==> flow/run.sh <==
#!/bin/bash
# the make line also repeats each setting of config.mk as NAME=value (left out here)
make -C /OpenROAD-flow-scripts/flow DESIGN_CONFIG=/design/flow/config.mk WORK_HOME=/design/flow/orfs CLKGATE_MAP_FILE= finish
==> flow/config.mk <==
export PLATFORM = sky130hd
export DESIGN_NAME = pow_5_pipe
export DESIGN_NICKNAME = pow_5_pipe
export VERILOG_FILES = /design/flow/design.v
export SDC_FILE = /design/flow/constraint.sdc
export NUM_CORES = 4
export LEC_CHECK = 0
export ABC_AREA = 0
export CAP_MARGIN = 0
export CORE_ASPECT_RATIO = 0.91
export CORE_MARGIN = 2
export CORE_UTILIZATION = 72
export CTS_CLUSTER_SIZE = 88
export PLACE_DENSITY_LB_ADDON = 0.04
export SETUP_SLACK_MARGIN = 1.59
export SLEW_MARGIN = 20
==> flow/constraint.sdc <==
create_clock -name core_clock -period 5.37 [get_ports {clock}]
set_input_delay 1.0740 -clock core_clock [delete_from_list [all_inputs] [get_ports {clock}]]
set_output_delay 1.0740 -clock core_clock [all_outputs]
set_load 0.01 [all_outputs]
==> flow/design.v <==
module pow_5_pipe
(
    input             clock,
    input      [17:0] n,
    output reg [17:0] n_pow_5
);
    reg [17:0] n_1, n_2, n_3;
    reg [17:0] n_pow_2, n_pow_3, n_pow_4;
    always @(posedge clock)
    begin
        n_1 <= n;
        n_2 <= n_1;
        n_3 <= n_2;
        n_pow_2 <= n * n;
        n_pow_3 <= n_pow_2 * n_1;
        n_pow_4 <= n_pow_3 * n_2;
        n_pow_5 <= n_pow_4 * n_3;
    end
endmodule
==> results of run 1 <==
metrics by stage:
step                 util  hold slack [ns]  cells  TNS, ns
floorplan               -            0.324   2324   -0.137
global placement    0.805            0.353   2763    -3.61
detailed placement  0.805            0.366   2763    -4.39
CTS                 0.871            0.366   2881        0
global route        0.913            0.365   2932    -2.75
finish              0.913            0.358   2936    -2.64
cell type report:
class                   count  share of cell area
clock buffers              18              0.0168
repair buffers            273              0.0926
well taps                 366              0.0175
diodes                      4            0.000382
multi-input cells        1516               0.678
clock inverters            14             0.00477
inverters                 623              0.0892
flip-flops and latches    122               0.101
layer usage:
metal  share of wire  GRT usage
met5         0.00086          0
met2            0.44      0.659
met3            0.14     0.0992
met4           0.088      0.157
met1            0.33      0.542
timing repair:
action                                  4_1_cts  5_1_grt
endpoints found under the setup margin       49       46
setup buffers                                85       51
gates resized                               292      196
pin swaps                                   140      151
cloned                                        1        0
==> results_dict.tcl, run 1 <==
# place-and-route summary
set metrics [dict create \
    ios 37 \
    grt_pass1_wl_mm 95.9 \
    ant_nets 0 \
    warning_count 31 \
    crit_top_cell "fa_1" \
    max_freq_ghz 0.169 \
    htree_levels 4 \
    crit_path_end_kind "register" \
    slowest_delay_ns 0.82 \
    place.gp.congestion 0.887 \
    tightest_slew_ns 0.529 \
    cts.hold.buffers_added 0 \
    status "finished with violations" \
    fp-utilization 0.736 \
    cts_tree "done" \
    setup_viol 8 \
    viasPerCell 6.20 \
    ff_latch_area_um2 2640 \
    first_pass_iters 7 \
    r2r-start "n_2[7]" \
    place_ws_ns -0.940 \
    crit_path_start "n_2[7]" \
    xor_share 0.0646 \
    final-hold-violation-count 0 \
    holdCritStartpoint "n_1[16]" \
    ys_sh_simple 0.146 \
    comb_area_um2 17800 \
    synth.distinct_cells 41 \
    worstPathMaxFanout 5 \
    holdPathStages 0 \
    grt_antenna_before_repair 4 \
    grtUsageTotal 0.410 \
    syn_area_per_cell_um2 9.13 \
    nets 3202 \
    cp_slowest_cell "fa_1" \
    portBuffers 36 \
    yosys_warnings 1 \
    topCellsByArea "fa_1, ha_1, dfxtp_1" \
    drt_drc_violations_left 0 \
    synth_top_area_share 0.390 \
    yosysChipArea_um2 21100 \
    r2r_cells 17 \
    ys_ff 122 \
    finClkSkew_ns 0.0132 \
    clock_path_buffers 2 \
    violations "setup timing" \
    hold_path_end "n_2[16]" \
    crit_family "adder cells" \
    synthAoiAreaFrac 0.0318 \
    syn_to_final_growth_pct 24.0 \
    rows 59 \
    fin_crit_ns 5.93 \
    grt_pass1_vias 18400 \
    arrival_ns 6.31 \
    r2r_setup_slack_ns -0.56 \
    synth_adder_area_share 0.519 \
    core_area_um2 28700 \
    start_kind "register" \
    clockRootBuffer "clkbuf_16" \
    netlist_logic_family_top "adder cells" \
    syn-cell-area_um2 21100 \
    synth.most_common_cell "inv_1" \
    final-max-slew-violation-count 0 \
    max_cap_violations 0 \
    worst_r2r_endpoint "n_pow_4[16]" \
    worstSkewPairLatency_ns 0.46 \
    clock-sinks 122 \
    yosys_cells 2316 \
    crit_chain "buf_4 > and2_1 > fa_2 > fa_1 > ha_2 > inv_2 > fa_1 > fa_1 > fa_1 > inv_2 > ha_4 > o21a_1 > o21ai_2 > o31ai_4 > nor2_1 > o21bai_1 > xor2_1" \
    ys_top_cells_by_count "inv_1, fa_1, nand2_1, and2_1, ha_1" \
    endpoint "n_pow_4[16]" \
    cp_num_buf_inv 3 \
    wl_mm 74.3 \
    place_area_um2 23100 \
    muxShareOfSynthArea 0.000473 \
    wl_per_cell_um 25.3 \
    ff_type "dfxtp_1" \
    rsz0062_at_grt "yes" \
    top_area_cell "fa_1" \
    fp.dieW_um 184 \
    edf_count 0 \
    fp.dieH_um 167 \
    cts_inserted_buffers 17 \
    vias 18200 \
    drtIter0Drc 2160 \
    maxSlewHeadroom 0.647 \
    hpwl_mm 40.1 \
    fillers 1051 \
    grt_max_degree 22 \
    clk_pin_slew_ns 0.06 \
    ys_async_sr_fraction 0 \
    die-area_um2 30800 \
    required_ns 5.75 \
    cp.depth 17 \
    fin_area_um2 26200 \
    fin_ws_ns -0.562 \
    yosysSeqAreaShare 0.115 \
    critPathKind "register to register" \
    hold_path.class "register to register" \
    overflow 0 \
    synth_cells 2316 \
    finalCritPeriodShare 1.10 \
]
==> inputs of run 2 (changes only) <==
Settings changed: ABC_AREA 0 to 1, CAP_MARGIN 0 to 20, CORE_ASPECT_RATIO 0.91 to unset, CTS_CLUSTER_DIAMETER set to 374, CTS_CLUSTER_SIZE 88 to 98, PLACE_DENSITY_LB_ADDON 0.04 to unset, SETUP_SLACK_MARGIN 1.59 to unset.
Clock period 5.37 ns to 5.45 ns, I/O delays scaled along.
==> results_dict.tcl, run 2 <==
# place-and-route summary
set metrics [dict create \
    required_ns 5.82 \
    htree_levels 4 \
    die-area_um2 32900 \
    synthAoiAreaFrac 0.0230 \
    syn_area_per_cell_um2 7.62 \
    ios 37 \
    final-hold-violation-count 0 \
    netlist_logic_family_top "adder cells" \
    core_area_um2 30800 \
    crit_top_cell "fa_1" \
    clk_pin_slew_ns 0.06 \
    drtIter0Drc 1251 \
    grt_use_met2 0.624 \
    busiest_layer "met2" \
    yosysChipArea_um2 22700 \
    place.gp.congestion 0.872 \
    use_met1 0.399 \
    cp_num_buf_inv 8 \
    edf_count 0 \
    r2r_setup_slack_ns 0.20 \
    fp.dieW_um 181 \
    synth_adder_area_share 0.484 \
    clock-sinks 122 \
    r2r-start "n_pow_4[10]" \
    place_area_um2 24200 \
    cts_tree "done" \
    muxShareOfSynthArea 0 \
    crit_path_end_kind "register" \
    synth_cells 2978 \
    ys_top_cells_by_count "inv_1, nand2_1, fa_1, ha_1, dfxtp_1" \
    fp.dieH_um 181 \
    fillers 2071 \
    drt_drc_violations_left 0 \
    wl_per_cell_um 15.2 \
    fin_area_um2 25200 \
    nets 3735 \
    fin_crit_ns 5.34 \
    max_cap_violations 0 \
    place_ws_ns -0.845 \
    finClkSkew_ns 0.0112 \
    tightest_slew_ns 0.875 \
    setup_tns_ns 0 \
    synth.most_common_cell "inv_1" \
    grtUsageTotal 0.341 \
    syn-cell-area_um2 22700 \
    hold_ws_ns 0.355 \
    yosys_cells 2978 \
    worstPathMaxFanout 7 \
    max_freq_ghz 0.187 \
    syn_to_final_growth_pct 11.0 \
    cp.depth 20 \
    rows 64 \
    vias 18100 \
    grt_antenna_before_repair 0 \
    grt_pass1_vias 19700 \
    endpoint "n_pow_2[15]" \
    viasPerCell 5.18 \
    ys_ff 122 \
    top_area_cell "fa_1" \
    ant_nets 0 \
    yosys_warnings 1 \
    xor_share 0.0367 \
    comb_area_um2 16300 \
    portBuffers 36 \
    ff_latch_area_um2 2460 \
    r2r_cells 19 \
    hold_path.class "register to register" \
    fp-utilization 0.736 \
    critPathKind "primary input to register" \
    overflow 0 \
    first_pass_iters 6 \
    yosysSeqAreaShare 0.108 \
    hpwl_mm 43.0 \
    topCellsByArea "fa_1, inv_1, nand2_1" \
    clockRootBuffer "clkbuf_16" \
    start_kind "primary input" \
    hold_path_end "n_3[17]" \
    clock_path_buffers 2 \
    arrival_ns 5.71 \
    slowest_delay_ns 0.54 \
    fin_ws_ns 0.112 \
    synth.distinct_cells 38 \
    worstSkewPairLatency_ns 0.45 \
    grt_pass1_wl_mm 89.3 \
    setup_viol 0 \
    ff_type "dfxtp_1" \
    maxSlewHeadroom 0.416 \
    finalCritPeriodShare 0.979 \
    ys_sh_simple 0.162 \
    crit_path_start "n[5]" \
    ys_async_sr_fraction 0 \
    holdPathStages 0 \
    finalCoreUtilization 0.816 \
    final-max-slew-violation-count 0 \
    grt_max_degree 35 \
    crit_chain "clkbuf_4 > nand2_2 > inv_1 > fa_1 > inv_1 > fa_2 > fa_1 > fa_1 > inv_2 > fa_1 > inv_1 > fa_1 > inv_2 > ha_4 > buf_4 > buf_4 > a21oi_2 > nor2_1 > nor2_1 > xnor2_1" \
    worst_r2r_endpoint "n_pow_5[17]" \
    crit_family "adder cells" \
    synth_top_area_share 0.364 \
    met3_usage 0.0499 \
    holdCritStartpoint "n_2[17]" \
    cp_slowest_cell "fa_1" \
    warning_count 30 \
    diodes 0 \
    status "complete, no violations" \
    cts_inserted_buffers 17 \
    wl_mm 53.2 \
]
-- run 2: cell type report --
cell class / count / area share
Inverter: 1007 / 0.150
Clock inverter: 13 / 0.00612
Timing Repair Buffer: 179 / 0.0595
Sequential cell: 122 / 0.0978
Tap cell: 396 / 0.0197
Multi-Input combinational cell: 1759 / 0.649
Clock buffer: 19 / 0.0180
-- run 2: stage by stage --
step           cells
6_report        3495
5_1_grt         3495
4_1_cts         3487
3_5_place_dp    3452
3_3_place_gp    3452
2_1_floorplan   2986
-- run 2: per-layer routing --
layer	wire, um	vias to the layer above
met1	20600	8808
li1	-	8485
met2	27400	616
met4	2010	0
met3	3110	181
met5	0	-
-- run 2: timing repair --
action                     in CTS  in global routing
hold buffers                    0                  0
pin swaps                      10                 30
gates resized                  31                 83
setup endpoints to repair       6                 10
cloned                          0                  0
buffers inserted                3                  8
==> inputs of run 3 (changes only) <==
Settings changed: ABC_AREA 1 to unset, CTS_CLUSTER_DIAMETER 374 to unset, CTS_CLUSTER_SIZE 98 to unset, SETUP_SLACK_MARGIN set to 0.52.
Clock period 5.45 ns to 6.33 ns, I/O delays scaled along.
==> results_dict.tcl, run 3 <==
# place-and-route summary
set metrics [dict create \
    overflow 0 \
    syn-cell-area_um2 21100 \
    ys_top_cells_by_count "inv_1, fa_1, nand2_1, and2_1, ha_1" \
    r2r_cells 17 \
    tightest_slew_ns 0.874 \
    grt_max_degree 23 \
    yosys_warnings 1 \
    worst_r2r_endpoint "n_pow_4[17]" \
    xor_share 0.0646 \
    max_cap_violations 0 \
    finClkSkew_ns 0.0111 \
    muxShareOfSynthArea 0.000473 \
    top_area_cell "fa_1" \
    status "complete, no violations" \
    fin_crit_ns 5.67 \
    holdCritStartpoint "n_1[17]" \
    cp_slowest_cell "fa_2" \
    cp.depth 18 \
    vias 15000 \
    fp.dieW_um 175 \
    place.gp.congestion 0.908 \
    worstPathMaxFanout 6 \
    cts_tree "done" \
    crit_path_end_kind "register" \
    slowest_delay_ns 0.58 \
    r2r_setup_slack_ns 0.76 \
    clock_path_buffers 2 \
    wl_met2_mm 25.5 \
    final-max-slew-violation-count 0 \
    core_area_um2 28800 \
    crit_family "adder cells" \
    grtUsageTotal 0.349 \
    clk_pin_slew_ns 0.06 \
    synth_cells 2316 \
    ant_nets 0 \
    place_area_um2 22200 \
    viasPerCell 5.42 \
    synth.most_common_cell "inv_1" \
    synth_top_area_share 0.390 \
    m1WireLength_mm 18.0 \
    ys_sh_simple 0.146 \
    htree_levels 4 \
    hpwl_mm 38.8 \
    drtIter0Drc 819 \
    synth.distinct_cells 41 \
    ys_ff 122 \
    max_freq_ghz 0.176 \
    start_kind "primary input" \
    ys_async_sr_fraction 0 \
    final-hold-violation-count 0 \
    topRoutingLayerUsed "met4" \
    required_ns 6.70 \
    nets 3025 \
    first_pass_iters 5 \
    grt_pass1_vias 17100 \
    yosysChipArea_um2 21100 \
    wl_mm 49.2 \
    grt_antenna_before_repair 0 \
    yosys_cells 2316 \
    finalCritPeriodShare 0.896 \
    clock-sinks 122 \
    die-area_um2 30800 \
    crit_top_cell "fa_1" \
    maxSlewHeadroom 0.416 \
    dr_wl_met3_mm 3.37 \
    cts_inserted_buffers 17 \
    hold_path_end "n_2[17]" \
    synth_adder_area_share 0.519 \
    edf_count 0 \
    endpoint "n_pow_2[16]" \
    finalCoreUtilization 0.796 \
    yosysSeqAreaShare 0.115 \
    setup_viol 0 \
    netlist_logic_family_top "adder cells" \
    crit_chain "clkdlybuf4s15_1 > and2_4 > fa_1 > inv_1 > fa_2 > fa_1 > fa_1 > inv_1 > fa_1 > inv_1 > fa_1 > inv_1 > ha_1 > and2_1 > o21ai_2 > a21oi_2 > a41oi_1 > a21boi_2" \
    warning_count 30 \
    fp-utilization 0.735 \
    wl_per_cell_um 17.7 \
    holdPathStages 0 \
    fin_area_um2 22900 \
    crit_path_start "n[10]" \
    clockRootBuffer "clkbuf_16" \
    r2r-start "n_2[3]" \
    fp.dieH_um 175 \
    critPathKind "primary input to register" \
    drt_drc_violations_left 0 \
    ff_type "dfxtp_1" \
    rsz0062_at_grt "no" \
    cp_num_buf_inv 5 \
    syn_to_final_growth_pct 8.36 \
    grt_pass1_wl_mm 82.8 \
    synthAoiAreaFrac 0.0318 \
    worstSkewPairLatency_ns 0.43 \
    ios 37 \
    syn_area_per_cell_um2 9.13 \
    hold_path.class "register to register" \
    topCellsByArea "fa_1, ha_1, dfxtp_1" \
    arrival_ns 6.04 \
    portBuffers 36 \
    rows 62 \
]
## run 3: what timing repair did
item,CTS,global route
hold endpoints to repair,0,0
setup endpoints to repair,6,6
hold buffers,0,0
setup buffers,0,3
gates resized,11,30
pin swaps,3,7
cloned,0,1
## run 3: layout make-up
class	instances	area (um^2)
flip-flops and latches	122	2440
repair buffers	96	840
fillers	1969	5860
clock inverters	11	119
clock buffers	21	470
well taps	384	480
inverters	623	2340
multi-input cells	1516	16200
diodes	1	2.50
## run 3: stage by stage
stage / setup TNS, ns / setup WS, ns / hold WS [ns] / instances
2_1_floorplan: 0 / 0.545 / 0.324 / 2324
3_3_place_gp: -0.160 / -0.0750 / 0.343 / 2737
3_5_place_dp: -0.413 / -0.186 / 0.362 / 2737
4_1_cts: 0 / 0.523 / 0.370 / 2769
5_1_grt: 0 / 0.499 / 0.375 / 2773
6_report: 0 / 0.655 / 0.372 / 2774
## run 3: per-layer routing
| layer | vias to the layer above | track usage |
|---|---|---|
| met3 | 167 | 0.0673 |
| met5 | - | 0 |
| met4 | 0 | 0.160 |
| met1 | 7573 | 0.406 |
| li1 | 6769 | - |
| met2 | 531 | 0.626 |
==> inputs of run 4 (changes only) <==
Settings changed: ABC_AREA set to 1, CORE_UTILIZATION 72 to 69, CTS_CLUSTER_DIAMETER set to 371, CTS_CLUSTER_SIZE set to 98, PLACE_DENSITY set to 0.77, SETUP_SLACK_MARGIN 0.52 to unset, TNS_END_PERCENT set to 10.
Clock period 6.33 ns to 7.39 ns, I/O delays scaled along.
==> results_dict.tcl, run 4 <==
# place-and-route summary
set metrics [dict create \
    finalCritPeriodShare 0.868 \
    crit_chain "clkdlybuf4s50_1 > nand2_1 > fa_1 > fa_1 > fa_1 > fa_1 > inv_1 > fa_1 > inv_1 > fa_1 > inv_1 > ha_1 > nand4_1 > inv_1 > nand2_1 > o211ai_1 > a31oi_1 > nand3b_1 > nand2_1" \
    synth_adder_area_share 0.484 \
    first_pass_iters 6 \
    maxSlewHeadroom 0.351 \
    hold_path_end "n_2[17]" \
    portBuffers 36 \
    core_area_um2 32500 \
    syn-cell-area_um2 22700 \
    netlist_logic_family_top "adder cells" \
    yosysChipArea_um2 22700 \
    ys_ff 122 \
    grt_max_degree 27 \
    synth.distinct_cells 38 \
    syn_to_final_growth_pct 5.07 \
    drtIter0Drc 1158 \
    fp-utilization 0.699 \
    clk_pin_slew_ns 0.07 \
    cts_tree "done" \
    syn_area_per_cell_um2 7.62 \
    holdCritStartpoint "n_1[17]" \
    crit_top_cell "fa_1" \
    wl_mm 49.6 \
    clockRootBuffer "clkbuf_16" \
    edf_count 0 \
    top_area_cell "fa_1" \
    hold_path.class "register to register" \
    ys_top_cells_by_count "inv_1, nand2_1, fa_1, ha_1, dfxtp_1" \
    grt_pass1_vias 18500 \
    arrival_ns 6.75 \
    setup_viol 0 \
    rsz0062_at_grt "no" \
    wl_per_cell_um 14.6 \
    overflow 0 \
    cp.depth 19 \
    ios 37 \
    finClkSkew_ns 0.0116 \
    clock_path_buffers 2 \
    holdPathStages 0 \
    critPathKind "primary input to register" \
    viasPerCell 5.12 \
    endpoint "n_pow_2[17]" \
    yosys_warnings 1 \
    grt_antenna_before_repair 0 \
    cts.hold.buffers_added 0 \
    synth_top_area_share 0.364 \
    ys_sh_simple 0.162 \
    hpwl_mm 40.2 \
    synthAoiAreaFrac 0.0230 \
    final-max-slew-violation-count 0 \
    muxShareOfSynthArea 0 \
    synth_cells 2978 \
    cp_num_buf_inv 5 \
    drt_drc_violations_left 0 \
    yosysSeqAreaShare 0.108 \
    r2r_setup_slack_ns 1.78 \
    status "complete, no violations" \
    hold_ws_ns 0.361 \
    crit_path_end_kind "register" \
    finalCoreUtilization 0.734 \
    max_cap_violations 0 \
    xor_share 0.0367 \
    worstSkewPairLatency_ns 0.45 \
    ff_type "dfxtp_1" \
    place.gp.congestion 0.883 \
    postCtsSetupRepairBufs 0 \
    diodes 0 \
    htree_levels 4 \
    die-area_um2 34300 \
    final-hold-violation-count 0 \
    synth.most_common_cell "inv_1" \
    required_ns 7.73 \
    start_kind "primary input" \
    slowest_delay_ns 0.83 \
    tightest_slew_ns 0.972 \
    r2r-start "n_2[3]" \
    grtUsageTotal 0.315 \
    crit_family "adder cells" \
    grt_pass1_wl_mm 85.1 \
    cts_inserted_buffers 17 \
    ys_async_sr_fraction 0 \
    fp.dieW_um 185 \
    max_freq_ghz 0.156 \
    cp_slowest_cell "clkdlybuf4s50_1" \
    worstPathMaxFanout 13 \
    fin_crit_ns 6.41 \
    nets 3602 \
    fp.dieH_um 185 \
    vias 17400 \
    worst_r2r_endpoint "n_pow_4[17]" \
    topCellsByArea "fa_1, inv_1, nand2_1" \
    yosys_cells 2978 \
    fin_area_um2 23800 \
    warning_count 28 \
    place_area_um2 23300 \
    r2r_cells 19 \
    setup_tns_ns 0 \
    crit_path_start "n[7]" \
    clock-sinks 122 \
    ant_nets 0 \
    rows 66 \
    post_cts_resized 0 \
]
==> run 4: final cells by class <==
cell class,count,area [um^2]
Clock buffer,17,425
Timing Repair Buffer,46,435
Tap cell,442,553
Multi-Input combinational cell,1759,16000
Sequential cell,122,2440
Fill cell,2528,8630
Inverter,1007,3780
Clock inverter,15,149
==> run 4: per-stage QoR <==
stage                     cells  setup slack [ns]
after floorplan            2986              1.22
after global placement     3376             0.612
after detailed placement   3376             0.536
after CTS                  3408             0.952
after global routing       3408             0.677
final                      3408             0.976
==> run 4: metal layers <==
| layer | GRT usage | vias to the layer above | part of all wire |
|---|---|---|---|
| li1 | - | 8234 | - |
| met1 | 0.387 | 8489 | 0.39 |
| met2 | 0.564 | 585 | 0.51 |
| met3 | 0.0446 | 129 | 0.063 |
| met4 | 0.117 | 0 | 0.033 |
| met5 | 0 | - | 0 |
==> inputs of run 5 (changes only) <==
Settings changed: ABC_AREA 1 to unset, CORE_UTILIZATION 69 to 72, CTS_CLUSTER_DIAMETER 371 to unset, PLACE_DENSITY 0.77 to unset, TNS_END_PERCENT 10 to unset.
Clock period 7.39 ns to 6.24 ns, I/O delays scaled along.
==> results_dict.tcl, run 5 <==
# place-and-route summary
set metrics [dict create \
    cp_num_buf_inv 4 \
    yosysSeqAreaShare 0.115 \
    grt_pass1_wl_mm 83.6 \
    netlist_logic_family_top "adder cells" \
    cts.hold.buffers_added 0 \
    wl_mm 48.9 \
    viasPerCell 5.41 \
    hpwl_mm 39.1 \
    xor_share 0.0646 \
    clockRootBuffer "clkbuf_16" \
    die-area_um2 30800 \
    crit_family "adder cells" \
    overflow 0 \
    synth_top_area_share 0.390 \
    setup_tns_ns 0 \
    finalCritPeriodShare 0.956 \
    warning_count 30 \
    synth_cells 2316 \
    finClkSkew_ns 0.0162 \
    synthAoiAreaFrac 0.0318 \
    rows 62 \
    max_cap_violations 0 \
    grt_pass1_vias 17100 \
    synth.most_common_cell "inv_1" \
    first_pass_iters 6 \
    fp.dieH_um 175 \
    synth.distinct_cells 41 \
    syn-cell-area_um2 21100 \
    clk_pin_slew_ns 0.06 \
    final-max-slew-violation-count 0 \
    hold_path.class "register to register" \
    wl_per_cell_um 17.6 \
    final-hold-violation-count 0 \
    ys_sh_simple 0.146 \
    ios 37 \
    maxSlewHeadroom 0.406 \
    yosys_cells 2316 \
    setup_viol 0 \
    status "complete, no violations" \
    worst_r2r_endpoint "n_pow_3[16]" \
    core_area_um2 28800 \
    worstPathMaxFanout 5 \
    worstSkewPairLatency_ns 0.44 \
    cts_tree "done" \
    htree_levels 4 \
    synth_adder_area_share 0.519 \
    drt_drc_violations_left 0 \
    vias 15100 \
    nets 3036 \
    arrival_ns 6.33 \
    r2r_setup_slack_ns 0.65 \
    crit_chain "clkdlybuf4s50_1 > nand2_1 > fa_1 > fa_1 > inv_1 > fa_1 > fa_1 > fa_1 > inv_1 > fa_1 > inv_1 > ha_1 > or3_1 > a31o_1 > a21oi_1 > xnor2_1" \
    ys_top_cells_by_count "inv_1, fa_1, nand2_1, and2_1, ha_1" \
    max_freq_ghz 0.168 \
    place_area_um2 22300 \
    slowest_delay_ns 0.55 \
    crit_path_end_kind "register" \
    ff_type "dfxtp_1" \
    ys_async_sr_fraction 0 \
    r2r-start "n_1[4]" \
    ys_ff 122 \
    place.gp.congestion 0.877 \
    portBuffers 36 \
    grt_antenna_before_repair 0 \
    edf_count 0 \
    topCellsByArea "fa_1, ha_1, dfxtp_1" \
    ant_nets 0 \
    yosysChipArea_um2 21100 \
    clock-sinks 122 \
    post_cts_resized 0 \
    start_kind "primary input" \
    fp-utilization 0.735 \
    hold_path_end "n_2[17]" \
    muxShareOfSynthArea 0.000473 \
    grt_max_degree 35 \
    endpoint "n_pow_2[17]" \
    holdPathStages 0 \
    top_area_cell "fa_1" \
    fin_crit_ns 5.97 \
    syn_to_final_growth_pct 8.50 \
    fp.dieW_um 175 \
    diodes 0 \
    cp.depth 16 \
    rsz0062_at_grt "no" \
    critPathKind "primary input to register" \
    postCtsSetupRepairBufs 0 \
    drtIter0Drc 768 \
    cts_inserted_buffers 17 \
    tightest_slew_ns 0.890 \
    crit_top_cell "fa_1" \
    holdCritStartpoint "n_1[17]" \
    fin_area_um2 22900 \
    crit_path_start "n[10]" \
    syn_area_per_cell_um2 9.13 \
    cp_slowest_cell "clkdlybuf4s50_1" \
    grtUsageTotal 0.351 \
    r2r_cells 14 \
    yosys_warnings 1 \
    clock_path_buffers 2 \
    required_ns 6.60 \
]
## run 5: cell type report
| cell class | count | area (um^2) |
|---|---|---|
| multi-input cells | 1516 | 16200 |
| well taps | 384 | 480 |
| inverters | 623 | 2340 |
| clock buffers | 19 | 433 |
| clock inverters | 13 | 169 |
| repair buffers | 107 | 926 |
| flip-flops and latches | 122 | 2440 |
| fillers | 1955 | 5840 |
## run 5: metal layers
| layer | routed length [um] | vias to the layer above | GRT usage | part of all wire |
|---|---|---|---|---|
| li1 | - | 6785 | - | - |
| met1 | 18700 | 7569 | 0.408 | 0.38 |
| met2 | 25000 | 509 | 0.630 | 0.51 |
| met3 | 2250 | 192 | 0.0474 | 0.046 |
| met4 | 2930 | 0 | 0.188 | 0.060 |
| met5 | 0 | - | 0 | 0 |
## run 5: through the flow
stage	utilization	setup WS (ns)	std cells	hold slack, ns
floorplan	-	0.319	2324	0.324
global placement	0.776	-0.177	2752	0.344
detailed placement	0.776	-0.283	2752	0.346
CTS	0.797	0.182	2784	0.344
global route	0.797	0.00750	2784	0.357
finish	0.797	0.275	2784	0.342
==> inputs of run 6 (changes only) <==
Settings changed: CORE_UTILIZATION 72 to 68, CTS_CLUSTER_SIZE 98 to unset.
Clock period 6.24 ns to 9.96 ns, I/O delays scaled along.
==> results_dict.tcl, run 6 <==
# place-and-route summary
set metrics [dict create \
    ys_ff 122 \
    worstPathMaxFanout 15 \
    worstSkewPairLatency_ns 0.44 \
    clockRootBuffer "clkbuf_16" \
    ant_nets 0 \
    met3_usage 0.0441 \
    yosys_warnings 1 \
    final-hold-violation-count 0 \
    clock-sinks 122 \
    place.gp.congestion 0.871 \
    rsz0062_at_grt "no" \
    wl_mm 47.8 \
    busiest_layer "met2" \
    yosysChipArea_um2 21100 \
    endpoint "n_pow_2[16]" \
    tightest_slew_ns 0.875 \
    topCellsByArea "fa_1, ha_1, dfxtp_1" \
    use_met1 0.383 \
    fin_area_um2 22400 \
    crit_path_start "n[3]" \
    cp_num_buf_inv 5 \
    crit_path_end_kind "register" \
    ys_sh_simple 0.146 \
    place_area_um2 21800 \
    ff_type "dfxtp_1" \
    final-max-slew-violation-count 0 \
    ios 37 \
    hold_path.class "register to register" \
    finalCritPeriodShare 0.718 \
    synth.distinct_cells 41 \
    first_pass_iters 5 \
    arrival_ns 7.51 \
    syn-cell-area_um2 21100 \
    grt_use_met2 0.583 \
    rows 64 \
    worst_r2r_endpoint "n_pow_4[17]" \
    grt_pass1_wl_mm 81.8 \
    max_freq_ghz 0.140 \
    ys_top_cells_by_count "inv_1, fa_1, nand2_1, and2_1, ha_1" \
    r2r-start "n_2[3]" \
    required_ns 10.32 \
    synth_cells 2316 \
    holdPathStages 0 \
    cp.depth 18 \
    crit_top_cell "fa_1" \
    r2r_setup_slack_ns 4.47 \
    synth.most_common_cell "inv_1" \
    top_area_cell "fa_1" \
    fp-utilization 0.691 \
    syn_area_per_cell_um2 9.13 \
    core_area_um2 30600 \
    nets 2968 \
    max_cap_violations 0 \
    clk_pin_slew_ns 0.06 \
    postCtsSetupRepairBufs 0 \
    hpwl_mm 37.8 \
    grt_antenna_before_repair 2 \
    synthAoiAreaFrac 0.0318 \
    critPathKind "primary input to register" \
    warning_count 30 \
    setup_viol 0 \
    grtUsageTotal 0.321 \
    hold_path_end "n_2[16]" \
    post_cts_resized 0 \
    vias 14600 \
    cts.hold.buffers_added 0 \
    drt_drc_violations_left 0 \
    slowest_delay_ns 0.86 \
    viasPerCell 5.36 \
    finClkSkew_ns 0.0129 \
    overflow 0 \
    grt_max_degree 35 \
    muxShareOfSynthArea 0.000473 \
    die-area_um2 32500 \
    syn_to_final_growth_pct 6.04 \
    netlist_logic_family_top "adder cells" \
    crit_chain "clkdlybuf4s50_1 > and2_1 > inv_1 > fa_1 > fa_1 > inv_1 > fa_1 > fa_1 > fa_1 > inv_1 > fa_1 > inv_1 > ha_1 > or3_1 > o21ai_0 > a21oi_1 > a41oi_1 > a21boi_1" \
    portBuffers 36 \
    grt_pass1_vias 16600 \
    clock_path_buffers 2 \
    fp.dieW_um 180 \
    xor_share 0.0646 \
    ys_async_sr_fraction 0 \
    r2r_cells 17 \
    holdCritStartpoint "n_1[16]" \
    yosys_cells 2316 \
    yosysSeqAreaShare 0.115 \
    synth_top_area_share 0.390 \
    cp_slowest_cell "clkdlybuf4s50_1" \
    fp.dieH_um 180 \
    setup_tns_ns 0 \
    maxSlewHeadroom 0.416 \
    cts_inserted_buffers 17 \
    status "complete, no violations" \
    cts_tree "done" \
    edf_count 0 \
    wl_per_cell_um 17.5 \
    crit_family "adder cells" \
    htree_levels 4 \
    start_kind "primary input" \
    drtIter0Drc 678 \
    synth_adder_area_share 0.519 \
    fin_crit_ns 7.15 \
]
-- run 6: through the flow --
stage | hold slack (ns) | util | std cells | setup WS, ns
2_1_floorplan | 0.324 | - | 2324 | 3.29
3_3_place_gp | 0.345 | 0.713 | 2696 | 2.49
3_5_place_dp | 0.343 | 0.713 | 2696 | 2.39
4_1_cts | 0.354 | 0.733 | 2727 | 2.85
5_1_grt | 0.365 | 0.733 | 2727 | 2.52
6_report | 0.357 | 0.733 | 2728 | 2.81
-- run 6: per-layer routing --
metal	vias up	wire length, um
met3	146	2400
met4	0	1960
li1	6648	-
met1	7379	18300
met2	445	25100
met5	-	0
-- run 6: layout make-up --
type / count / area, um^2
repair buffers: 39 / 383
clock inverters: 13 / 169
well taps: 396 / 495
multi-input cells: 1516 / 16200
flip-flops and latches: 122 / 2440
clock buffers: 18 / 439
diodes: 1 / 2.50
inverters: 623 / 2340
fillers: 2324 / 8160
==> inputs of run 7 (changes only) <==
Settings changed: CORE_UTILIZATION 68 to 72, CTS_CLUSTER_DIAMETER set to 85, PLACE_DENSITY_LB_ADDON set to 0.26.
Clock period 9.96 ns to 5.31 ns, I/O delays scaled along.
==> results_dict.tcl, run 7 <==
# place-and-route summary
set metrics [dict create \
    fin_cells 2873 \
    place.gp.congestion 0.955 \
    yosysChipArea_um2 21100 \
    use_met1 0.424 \
    xor_share 0.0646 \
    muxShareOfSynthArea 0.000473 \
    holdPathStages 0 \
    required_ns 5.62 \
    clk_pin_slew_ns 0.06 \
    vias 16100 \
    hold_path.class "register to register" \
    rows 62 \
    crit_path_start "n[4]" \
    r2r_setup_slack_ns 0.16 \
    netlist_logic_family_top "adder cells" \
    syn_area_per_cell_um2 9.13 \
    hold_ws_ns 0.385 \
    setup_viol 1 \
    fp.dieH_um 175 \
    ios 37 \
    cts_inserted_buffers 17 \
    top_area_cell "fa_1" \
    busiest_layer "met2" \
    dp.cells 2820 \
    worstPathMaxFanout 5 \
    drtIter0Drc 1253 \
    holdCritStartpoint "n_2[16]" \
    yosys_cells 2316 \
    rsz0062_at_grt "yes" \
    cp_num_buf_inv 6 \
    wl_per_cell_um 19.4 \
    clockRootBuffer "clkbuf_16" \
    synth.most_common_cell "inv_1" \
    syn_to_final_growth_pct 13.7 \
    hold_path_end "n_3[16]" \
    finClkSkew_ns 0.0116 \
    hpwl_mm 41.9 \
    yosysSeqAreaShare 0.115 \
    start_kind "primary input" \
    fp-utilization 0.735 \
    arrival_ns 5.75 \
    tightest_slew_ns 0.639 \
    ant_nets 0 \
    nets 3124 \
    grt_antenna_before_repair 2 \
    crit_top_cell "fa_1" \
    ff_latch_area_um2 2470 \
    status "finished with violations" \
    synth_top_area_share 0.390 \
    final-max-slew-violation-count 0 \
    grt_pass1_vias 18300 \
    cp.depth 20 \
    synth.distinct_cells 41 \
    fin_crit_ns 5.44 \
    grt_max_degree 18 \
    crit_family "adder cells" \
    worstSkewPairLatency_ns 0.43 \
    synthAoiAreaFrac 0.0318 \
    clock-sinks 122 \
    endpoint "n_pow_2[16]" \
    warning_count 31 \
    max_cap_violations 0 \
    portBuffers 36 \
    fp.dieW_um 175 \
    cts.hold.buffers_added 0 \
    grt_pass1_wl_mm 89.6 \
    r2r-start "n_1[3]" \
    synth_adder_area_share 0.519 \
    syn-cell-area_um2 21100 \
    clock_path_buffers 2 \
    drt_drc_violations_left 0 \
    first_pass_iters 7 \
    ys_sh_simple 0.146 \
    topCellsByArea "fa_1, ha_1, dfxtp_1" \
    critPathKind "primary input to register" \
    ff_type "dfxtp_1" \
    crit_chain "buf_6 > buf_4 > nand2_1 > buf_4 > fa_1 > inv_1 > fa_1 > ha_4 > fa_1 > fa_1 > inv_2 > fa_1 > inv_2 > ha_4 > or3_4 > o21ai_2 > nor2_1 > a21oi_2 > a41oi_2 > a21boi_2" \
    comb_area_um2 16500 \
    core_area_um2 28800 \
    max_freq_ghz 0.184 \
    wl_mm 55.8 \
    grt_use_met2 0.677 \
    ys_ff 122 \
    synth_cells 2316 \
    htree_levels 4 \
    cp_slowest_cell "fa_1" \
    final-hold-violation-count 0 \
    crit_path_end_kind "register" \
    viasPerCell 5.61 \
    violations "setup timing" \
    slowest_delay_ns 0.58 \
    edf_count 0 \
    grtUsageTotal 0.377 \
    yosys_warnings 1 \
    fillers 1544 \
    maxSlewHeadroom 0.573 \
    worst_r2r_endpoint "n_pow_3[15]" \
    ys_top_cells_by_count "inv_1, fa_1, nand2_1, and2_1, ha_1" \
    fin_ws_ns -0.134 \
    met3_usage 0.0656 \
    overflow 0 \
    cts_tree "done" \
    die-area_um2 30800 \
    finalCritPeriodShare 1.03 \
    ys_async_sr_fraction 0 \
    r2r_cells 17 \
]
-- run 7: stage by stage --
stage                     setup TNS (ns)  setup slack, ns  instance area, um^2   util
after global routing              -0.591           -0.201                24000  0.835
after global placement             -4.56           -0.809                22900  0.796
after CTS                        -0.0890          -0.0890                23700  0.824
after floorplan                   -0.236           -0.163                21300      -
final                             -0.134           -0.134                24000  0.835
after detailed placement           -5.61           -0.947                22900  0.796
-- run 7: metal layers --
layer / routed length [um] / vias to the layer above
li1: - / 6962
met1: 19300 / 8029
met2: 28600 / 813
met3: 3910 / 301
met4: 4020 / 2
met5: 15 / -
-- run 7: layout make-up --
| class | instances | area share |
|---|---|---|
| diodes | 1 | 0.000104 |
| clock buffers | 17 | 0.0177 |
| clock inverters | 15 | 0.00703 |
| inverters | 623 | 0.0973 |
| multi-input cells | 1516 | 0.688 |
| flip-flops and latches | 122 | 0.103 |
| well taps | 384 | 0.0200 |
| repair buffers | 195 | 0.0668 |
-- run 7: repair_timing --
action / CTS / global route
cloned: 2 / 0
setup endpoints to repair: 10 / 14
pin swaps: 23 / 47
resized: 88 / 97
buffers inserted: 11 / 7
==> inputs of run 8 (changes only) <==
Settings changed: CAP_MARGIN 20 to 0, CTS_CLUSTER_DIAMETER 85 to unset, CTS_CLUSTER_SIZE set to 15, PLACE_DENSITY_LB_ADDON 0.26 to 0.01, SETUP_SLACK_MARGIN set to 0.83.
Clock period 5.31 ns to 5.93 ns, I/O delays scaled along.
==> results_dict.tcl, run 8 <==
# place-and-route summary
set metrics [dict create \
    status "complete, no violations" \
    hpwl_mm 39.1 \
    ys_top_cells_by_count "inv_1, fa_1, nand2_1, and2_1, ha_1" \
    cp_slowest_cell "fa_2" \
    ant_nets 0 \
    netlist_logic_family_top "adder cells" \
    finalCritPeriodShare 0.926 \
    clk_pin_slew_ns 0.06 \
    ys_ff 122 \
    fin_crit_ns 5.49 \
    ys_sh_simple 0.146 \
    maxSlewHeadroom 0.571 \
    synth_cells 2316 \
    dp.cells 2762 \
    holdCritStartpoint "n_1[17]" \
    critPathKind "primary input to register" \
    holdPathStages 0 \
    ff_type "dfxtp_1" \
    synth_top_area_share 0.390 \
    wl_mm 53.8 \
    final-max-slew-violation-count 0 \
    fp-utilization 0.735 \
    drtIter0Drc 1091 \
    edf_count 0 \
    r2r_cells 14 \
    synth.distinct_cells 41 \
    final-hold-violation-count 0 \
    core_area_um2 28800 \
    nets 3109 \
    yosys_warnings 1 \
    yosys_cells 2316 \
    worst_r2r_endpoint "n_pow_3[16]" \
    ys_async_sr_fraction 0 \
    cts_tree "done" \
    endpoint "n_pow_2[16]" \
    start_kind "primary input" \
    warning_count 31 \
    worstSkewPairLatency_ns 0.45 \
    clock-sinks 122 \
    cts.hold.buffers_added 0 \
    place.gp.congestion 0.868 \
    setup_viol 0 \
    worstPathMaxFanout 7 \
    syn_area_per_cell_um2 9.13 \
    fp.dieH_um 175 \
    fin_cells 2857 \
    rsz0062_at_grt "yes" \
    hold_path.class "register to register" \
    ios 37 \
    syn-cell-area_um2 21100 \
    clockRootBuffer "clkbuf_16" \
    cp.depth 20 \
    grt_pass1_vias 17200 \
    arrival_ns 5.82 \
    hold_ws_ns 0.362 \
    grt_max_degree 21 \
    synth_adder_area_share 0.519 \
    muxShareOfSynthArea 0.000473 \
    first_pass_iters 6 \
    diodes 0 \
    fp.dieW_um 175 \
    wl_per_cell_um 18.8 \
    yosysChipArea_um2 21100 \
    portBuffers 36 \
    die-area_um2 30800 \
    slowest_delay_ns 0.54 \
    xor_share 0.0646 \
    crit_family "adder cells" \
    grtUsageTotal 0.360 \
    grt_antenna_before_repair 1 \
    crit_path_end_kind "register" \
    crit_chain "buf_6 > nand2_4 > inv_2 > fa_1 > inv_1 > fa_2 > fa_1 > fa_1 > inv_1 > fa_1 > inv_1 > fa_1 > inv_2 > ha_4 > or3_4 > o21ai_4 > nor2_2 > a21oi_2 > a41oi_1 > a21boi_2" \
    hold_path_end "n_2[17]" \
    tightest_slew_ns 0.643 \
    yosysSeqAreaShare 0.115 \
    vias 15700 \
    syn_to_final_growth_pct 15.3 \
    rows 62 \
    grt_pass1_wl_mm 85.5 \
    finClkSkew_ns 0.0104 \
    clock_path_buffers 2 \
    overflow 0 \
    viasPerCell 5.50 \
    drt_drc_violations_left 0 \
    r2r_setup_slack_ns 0.69 \
    top_area_cell "fa_1" \
    cp_num_buf_inv 6 \
    max_cap_violations 0 \
    synth.most_common_cell "inv_1" \
    crit_top_cell "fa_1" \
    cts_inserted_buffers 17 \
    htree_levels 4 \
    r2r-start "n_1[8]" \
    max_freq_ghz 0.182 \
    synthAoiAreaFrac 0.0318 \
    required_ns 6.26 \
    topCellsByArea "fa_1, ha_1, dfxtp_1" \
    crit_path_start "n[5]" \
]
## run 8: layer usage
metal | global-route usage | vias to the layer above | wire length (um)
met3 | 0.0732 | 233 | 3910
met1 | 0.418 | 7847 | 19200
met5 | 0 | - | 10
met4 | 0.159 | 2 | 2920
li1 | - | 6945 | -
met2 | 0.644 | 691 | 27700
## run 8: repair_timing
item / CTS / global route
endpoints found under the setup margin: 20 / 18
endpoints found under the hold margin: 0 / 0
pin swaps: 55 / 75
resized: 191 / 128
buffers inserted: 18 / 44
cloned: 1 / 0
## run 8: per-stage QoR
step / setup slack (ns) / utilization / setup TNS [ns] / area (um^2)
floorplan: 0.336 / - / 0 / 21300
global placement: -0.330 / 0.782 / -0.919 / 22500
detailed placement: -0.463 / 0.782 / -1.64 / 22500
CTS: 0.518 / 0.820 / 0 / 23600
global route: 0.303 / 0.847 / 0 / 24400
finish: 0.441 / 0.847 / 0 / 24400
## run 8: area by class of cell
cell class | instances | area, um^2
Tap cell | 384 | 480
Clock inverter | 14 | 158
Multi-Input combinational cell | 1516 | 16900
Clock buffer | 18 | 439
Sequential cell | 122 | 2590
Inverter | 623 | 2340
Timing Repair Buffer | 180 | 1520
Fill cell | 1563 | 4400
==> inputs of run 9 (changes only) <==
Settings changed: ABC_AREA set to 1, CAP_MARGIN 0 to 40, CORE_UTILIZATION 72 to 71, CTS_CLUSTER_DIAMETER set to 345, CTS_CLUSTER_SIZE 15 to 41, MAX_ROUTING_LAYER set to met4, PLACE_DENSITY set to 0.62, PLACE_DENSITY_LB_ADDON 0.01 to unset, SETUP_SLACK_MARGIN 0.83 to 0.19, TNS_END_PERCENT set to 5.
Clock period 5.93 ns to 3.76 ns, I/O delays scaled along.
==> results_dict.tcl, run 9 <==
# place-and-route summary
set metrics [dict create \
    holdCritStartpoint "n_1[17]" \
    die-area_um2 33400 \
    ys_sh_simple 0.162 \
    drtIter0Drc 1480 \
    drt_drc_violations_left 0 \
    violations "setup timing" \
    start_kind "register" \
    synthAoiAreaFrac 0.0230 \
    hold_path_end "n_2[17]" \
    crit_chain "buf_6 > nand2_1 > inv_1 > fa_1 > inv_1 > fa_1 > inv_2 > fa_2 > ha_4 > fa_1 > inv_1 > fa_1 > inv_1 > ha_4 > a21oi_2 > o21ai_2 > o21bai_4 > nand2_2 > nand2_2 > a21oi_2 > xor2_1" \
    clockRootBuffer "clkbuf_16" \
    synth.most_common_cell "inv_1" \
    grt_pass1_wl_mm 99.3 \
    status "finished with violations" \
    setup_viol 46 \
    overflow 0 \
    critPathKind "register to register" \
    synth_cells 2978 \
    holdPathStages 0 \
    r2r_cells 21 \
    cts_inserted_buffers 17 \
    fp-utilization 0.721 \
    warning_count 33 \
    cts_tree "done" \
    synth_top_area_share 0.364 \
    yosys_warnings 1 \
    clock_path_buffers 2 \
    ios 37 \
    cp_slowest_cell "fa_1" \
    worstPathMaxFanout 6 \
    fp.dieW_um 183 \
    cp_num_buf_inv 6 \
    grt_antenna_before_repair 1 \
    muxShareOfSynthArea 0 \
    clock-sinks 122 \
    crit_path_start "n_3[6]" \
    finalCoreUtilization 0.882 \
    fp.dieH_um 183 \
    yosysSeqAreaShare 0.108 \
    synth_adder_area_share 0.484 \
    endpoint "n_pow_5[15]" \
    topRoutingLayerUsed "met4" \
    ant_nets 0 \
    final-hold-violation-count 0 \
    hpwl_mm 44.6 \
    yosys_cells 2978 \
    syn_to_final_growth_pct 22.5 \
    edf_count 0 \
    vias 19900 \
    xor_share 0.0367 \
    htree_levels 4 \
    grtUsageTotal 0.391 \
    rows 65 \
    arrival_ns 5.51 \
    hold_path.class "register to register" \
    wl_mm 63.2 \
    wl_met2_mm 32.0 \
    topCellsByArea "fa_1, inv_1, nand2_1" \
    top_area_cell "fa_1" \
    fin_cells 3714 \
    netlist_logic_family_top "adder cells" \
    fin_ws_ns -1.39 \
    finClkSkew_ns 0.0165 \
    viasPerCell 5.35 \
    cp.depth 21 \
    final-max-slew-violation-count 0 \
    syn-cell-area_um2 22700 \
    required_ns 4.13 \
    max_cap_violations 0 \
    clk_pin_slew_ns 0.06 \
    crit_family "adder cells" \
    core_area_um2 31500 \
    crit_path_end_kind "register" \
    first_pass_iters 8 \
    wl_per_cell_um 17.0 \
    synth.distinct_cells 38 \
    m1WireLength_mm 23.1 \
    slowest_delay_ns 0.60 \
    place.gp.congestion 0.928 \
    worstSkewPairLatency_ns 0.46 \
    ys_ff 122 \
    dr_wl_met3_mm 4.28 \
    dp.cells 3656 \
    nets 3947 \
    grt_pass1_vias 21100 \
    portBuffers 36 \
    ys_top_cells_by_count "inv_1, nand2_1, fa_1, ha_1, dfxtp_1" \
    worst_r2r_endpoint "n_pow_5[15]" \
    r2r_setup_slack_ns -1.39 \
    grt_max_degree 18 \
    syn_area_per_cell_um2 7.62 \
    finalCritPeriodShare 1.37 \
    r2r-start "n_3[6]" \
    yosysChipArea_um2 22700 \
    fin_crit_ns 5.15 \
    hold_ws_ns 0.360 \
    ff_type "dfxtp_1" \
    ys_async_sr_fraction 0 \
    rsz0062_at_grt "yes" \
    max_freq_ghz 0.194 \
]
run 9: routing by layer:
layer | vias up | GRT usage
li1 | 8923 | -
met1 | 9602 | 0.437
met2 | 1005 | 0.677
met3 | 353 | 0.0571
met4 | 0 | 0.211
met5 | - | -
run 9: area by class of cell:
| type | instances | area (um^2) |
|---|---|---|
| inverters | 1007 | 3780 |
| clock buffers | 19 | 453 |
| diodes | 1 | 2.50 |
| fillers | 1586 | 3700 |
| well taps | 402 | 503 |
| flip-flops and latches | 122 | 2590 |
| clock inverters | 13 | 165 |
| multi-input cells | 1759 | 17000 |
| repair buffers | 391 | 3240 |
run 9: repair_timing:
action	CTS	global route
cloned	2	0
resized	299	106
pin swaps	92	71
setup endpoints to repair	49	48
hold endpoints to repair	0	0
setup buffers	18	5
hold buffers	0	0
run 9: stage by stage:
stage	setup slack (ns)	area (um^2)	TNS, ns
after floorplan	-1.29	22800	-30.98
after global placement	-2.00	25800	-49.47
after detailed placement	-2.05	25800	-52.75
after CTS	-1.15	27400	-33.20
after global routing	-1.57	27800	-43.30
final	-1.39	27800	-36.80
==> inputs of run 10 (changes only) <==
Settings changed: CAP_MARGIN 40 to 20, CORE_ASPECT_RATIO set to 1.44, CORE_UTILIZATION 71 to 72, CTS_CLUSTER_DIAMETER 345 to 374, CTS_CLUSTER_SIZE 41 to 98, MAX_ROUTING_LAYER met4 to unset, PLACE_DENSITY 0.62 to unset, SETUP_SLACK_MARGIN 0.19 to 0.92.
Clock period 3.76 ns to 3.91 ns, I/O delays scaled along.
==> results_dict.tcl, run 10 <==
# place-and-route summary
set metrics [dict create \
    top_area_cell "fa_1" \
    violations "setup timing" \
    finClkSkew_ns 0.0216 \
    netlist_logic_family_top "adder cells" \
    ys_async_sr_fraction 0 \
    endpoint "n_pow_2[15]" \
    required_ns 4.24 \
    holdPathStages 0 \
    core_area_um2 31200 \
    vias 20100 \
    ys_sh_simple 0.162 \
    dr_wl_met3_mm 3.45 \
    grt_max_degree 21 \
    crit_path_start "n[3]" \
    cp.depth 24 \
    drtIter0Drc 1351 \
    syn_area_per_cell_um2 7.62 \
    holdCritStartpoint "n_1[17]" \
    clock-sinks 122 \
    r2r_setup_slack_ns -1.08 \
    synth_adder_area_share 0.484 \
    fp.dieW_um 152 \
    place.gp.congestion 0.906 \
    fin_ws_ns -1.11 \
    fin_cells 3700 \
    m1WireLength_mm 21.0 \
    synth_top_area_share 0.364 \
    worstSkewPairLatency_ns 0.46 \
    worst_r2r_endpoint "n_pow_5[15]" \
    r2r_cells 22 \
    yosysChipArea_um2 22700 \
    critPathKind "primary input to register" \
    status "finished with violations" \
    slowest_delay_ns 0.58 \
    grtUsageTotal 0.387 \
    ys_ff 122 \
    final-max-slew-violation-count 0 \
    topCellsByArea "fa_1, inv_1, nand2_1" \
    topRoutingLayerUsed "met4" \
    grt_antenna_before_repair 0 \
    wl_per_cell_um 17.6 \
    ys_top_cells_by_count "inv_1, nand2_1, fa_1, ha_1, dfxtp_1" \
    clock_path_buffers 2 \
    place_area_um2 25700 \
    grt_pass1_wl_mm 101 \
    setup_viol 40 \
    grt_pass1_vias 22000 \
    r2r-start "n_3[3]" \
    warning_count 33 \
    fin_area_um2 27800 \
    crit_chain "buf_8 > bufbuf_16 > buf_4 > nand2_4 > xor2_2 > ha_2 > a31oi_2 > fa_2 > fa_2 > inv_2 > ha_4 > fa_1 > inv_1 > fa_1 > inv_2 > ha_4 > nand2_4 > nor2_2 > nand2_1 > nand2_2 > a21oi_2 > nor2_1 > nor2_1 > xnor2_1" \
    start_kind "primary input" \
    yosys_warnings 1 \
    cts.hold.buffers_added 0 \
    max_freq_ghz 0.199 \
    hold_ws_ns 0.352 \
    ant_nets 0 \
    drt_drc_violations_left 0 \
    edf_count 0 \
    ios 37 \
    muxShareOfSynthArea 0 \
    cp_num_buf_inv 6 \
    diodes 0 \
    final-hold-violation-count 0 \
    viasPerCell 5.42 \
    clockRootBuffer "clkbuf_16" \
    finalCritPeriodShare 1.28 \
    yosysSeqAreaShare 0.108 \
    fp.dieH_um 217 \
    rows 78 \
    first_pass_iters 5 \
    synth.most_common_cell "inv_1" \
    cp_slowest_cell "fa_2" \
    max_cap_violations 0 \
    synth.distinct_cells 38 \
    hpwl_mm 46.8 \
    xor_share 0.0367 \
    hold_path.class "register to register" \
    portBuffers 36 \
    arrival_ns 5.35 \
    cts_tree "done" \
    crit_path_end_kind "register" \
    fp-utilization 0.726 \
    wl_mm 65.0 \
    crit_family "adder cells" \
    htree_levels 4 \
    overflow 0 \
    wl_met2_mm 35.0 \
    die-area_um2 33000 \
    syn_to_final_growth_pct 22.5 \
    cts_inserted_buffers 17 \
    finalCoreUtilization 0.890 \
    nets 3937 \
    worstPathMaxFanout 5 \
    yosys_cells 2978 \
    fin_crit_ns 5.02 \
    synthAoiAreaFrac 0.0230 \
    hold_path_end "n_2[17]" \
    syn-cell-area_um2 22700 \
    clk_pin_slew_ns 0.06 \
    dp.cells 3648 \
    synth_cells 2978 \
    ff_type "dfxtp_1" \
    rsz0062_at_grt "yes" \
]
-- run 10: area by class of cell --
type,count,area (um^2)
Clock buffer,19,453
Clock inverter,12,165
Fill cell,1520,3440
Inverter,1007,3780
Multi-Input combinational cell,1759,17100
Sequential cell,122,2600
Tap cell,400,500
Timing Repair Buffer,381,3230
-- run 10: per-stage QoR --
stage	setup WS, ns	TNS (ns)
final	-1.11	-28.28
after global routing	-1.25	-33.63
after CTS	-0.972	-25.19
after detailed placement	-1.85	-44.56
after global placement	-1.79	-41.24
after floorplan	-1.17	-25.47
-- run 10: what timing repair did --
action | 4_1_cts | 5_1_grt
resized | 315 | 132
setup endpoints to repair | 54 | 52
gates cloned | 1 | 0
pin swaps | 91 | 86
buffers inserted | 12 | 8
-- run 10: layer usage --
| metal | up-vias | global-route usage |
|---|---|---|
| li1 | 8899 | - |
| met2 | 981 | 0.733 |
| met5 | - | 0 |
| met1 | 9750 | 0.391 |
| met4 | 0 | 0.269 |
| met3 | 427 | 0.0490 |
==> inputs of run 11 (changes only) <==
Settings changed: ABC_AREA 1 to 0, CAP_MARGIN 20 to 40, CORE_ASPECT_RATIO 1.44 to unset, CTS_CLUSTER_DIAMETER 374 to unset, CTS_CLUSTER_SIZE 98 to 22, PLACE_DENSITY set to 0.68, SETUP_SLACK_MARGIN 0.92 to 0.19, TNS_END_PERCENT 5 to unset.
Clock period 3.91 ns to 5.03 ns, I/O delays scaled along.
==> results_dict.tcl, run 11 <==
# place-and-route summary
set metrics [dict create \
    clock-sinks 122 \
    r2r_cells 17 \
    holdCritStartpoint "n_2[16]" \
    place_ws_ns -1.09 \
    comb_area_um2 17200 \
    grt_antenna_before_repair 2 \
    yosysChipArea_um2 21100 \
    fp-utilization 0.735 \
    fin_area_um2 25900 \
    htree_levels 4 \
    die-area_um2 30800 \
    finalCritPeriodShare 1.11 \
    warning_count 33 \
    fp.dieH_um 175 \
    syn-cell-area_um2 21100 \
    portBuffers 36 \
    syn_area_per_cell_um2 9.13 \
    setup_tns_ns -2.31 \
    critPathKind "primary input to register" \
    hpwl_mm 41.3 \
    tightest_slew_ns 0.537 \
    setup_viol 8 \
    violations "setup timing" \
    core_area_um2 28800 \
    synth_top_area_share 0.390 \
    vias 17000 \
    fin_crit_ns 5.57 \
    required_ns 5.36 \
    fp.dieW_um 175 \
    fin_ws_ns -0.536 \
    clockRootBuffer "clkbuf_16" \
    r2r_setup_slack_ns 0.07 \
    dp.cells 2876 \
    rows 62 \
    viasPerCell 5.71 \
    max_freq_ghz 0.180 \
    first_pass_iters 6 \
    ios 37 \
    crit_path_end_kind "register" \
    grt_max_degree 17 \
    crit_path_start "n[3]" \
    worst_r2r_endpoint "n_pow_3[17]" \
    wl_mm 62.0 \
    synth.most_common_cell "inv_1" \
    worstSkewPairLatency_ns 0.44 \
    cp.depth 20 \
    max_cap_violations 0 \
    crit_top_cell "fa_1" \
    yosys_cells 2316 \
    nets 3235 \
    hold_ws_ns 0.366 \
    ff_type "dfxtp_1" \
    crit_chain "buf_8 > buf_6 > and2_4 > fa_1 > inv_2 > fa_2 > fa_1 > inv_1 > fa_1 > fa_1 > inv_1 > fa_1 > inv_1 > ha_4 > or3_4 > o21ai_2 > nor2_1 > a21oi_1 > a41oi_1 > a21boi_2" \
    ys_top_cells_by_count "inv_1, fa_1, nand2_1, and2_1, ha_1" \
    edf_count 0 \
    ys_sh_simple 0.146 \
    clock_path_buffers 2 \
    ys_ff 122 \
    synth_adder_area_share 0.519 \
    status "finished with violations" \
    cp_num_buf_inv 6 \
    overflow 0 \
    r2r-start "n_pow_2[7]" \
    ys_async_sr_fraction 0 \
    fin_cells 2984 \
    drt_drc_violations_left 0 \
    clk_pin_slew_ns 0.07 \
    muxShareOfSynthArea 0.000473 \
    endpoint "n_pow_2[16]" \
    grt_pass1_vias 18600 \
    netlist_logic_family_top "adder cells" \
    cts_inserted_buffers 17 \
    worstPathMaxFanout 4 \
    cp_slowest_cell "fa_1" \
    top_area_cell "fa_1" \
    start_kind "primary input" \
    xor_share 0.0646 \
    finClkSkew_ns 0.0146 \
    slowest_delay_ns 0.71 \
    hold_path.class "register to register" \
    ant_nets 0 \
    arrival_ns 5.89 \
    grt_pass1_wl_mm 91.9 \
    hold_path_end "n_3[16]" \
    drtIter0Drc 1447 \
    topCellsByArea "fa_1, ha_1, dfxtp_1" \
    final-hold-violation-count 0 \
    wl_per_cell_um 20.8 \
    ff_latch_area_um2 2590 \
    synth_cells 2316 \
    syn_to_final_growth_pct 22.5 \
    synthAoiAreaFrac 0.0318 \
    synth.distinct_cells 41 \
    cts_tree "done" \
    crit_family "adder cells" \
    yosys_warnings 1 \
    fillers 1276 \
    yosysSeqAreaShare 0.115 \
    grtUsageTotal 0.388 \
    finalCoreUtilization 0.900 \
    place_area_um2 23500 \
    holdPathStages 0 \
    maxSlewHeadroom 0.640 \
    place.gp.congestion 0.935 \
    final-max-slew-violation-count 0 \
    rsz0062_at_grt "yes" \
]
==> run 11: layout make-up <==
| cell class | instances | area share |
|---|---|---|
| Clock inverter | 13 | 0.00647 |
| Antenna cell | 1 | 0.0000966 |
| Inverter | 623 | 0.0903 |
| Tap cell | 384 | 0.0185 |
| Sequential cell | 122 | 0.100 |
| Multi-Input combinational cell | 1516 | 0.665 |
| Clock buffer | 19 | 0.0175 |
| Timing Repair Buffer | 306 | 0.102 |
==> run 11: repair_timing <==
action | in CTS | in global routing
hold buffers | 0 | 0
setup endpoints to repair | 24 | 25
pin swaps | 128 | 114
gates resized | 293 | 144
setup buffers | 46 | 29
==> run 11: layer usage <==
layer  GRT usage  part of all wire
met1       0.425              0.34
met2       0.718              0.51
met3      0.0530             0.071
met4       0.225             0.087
met5           0                 0
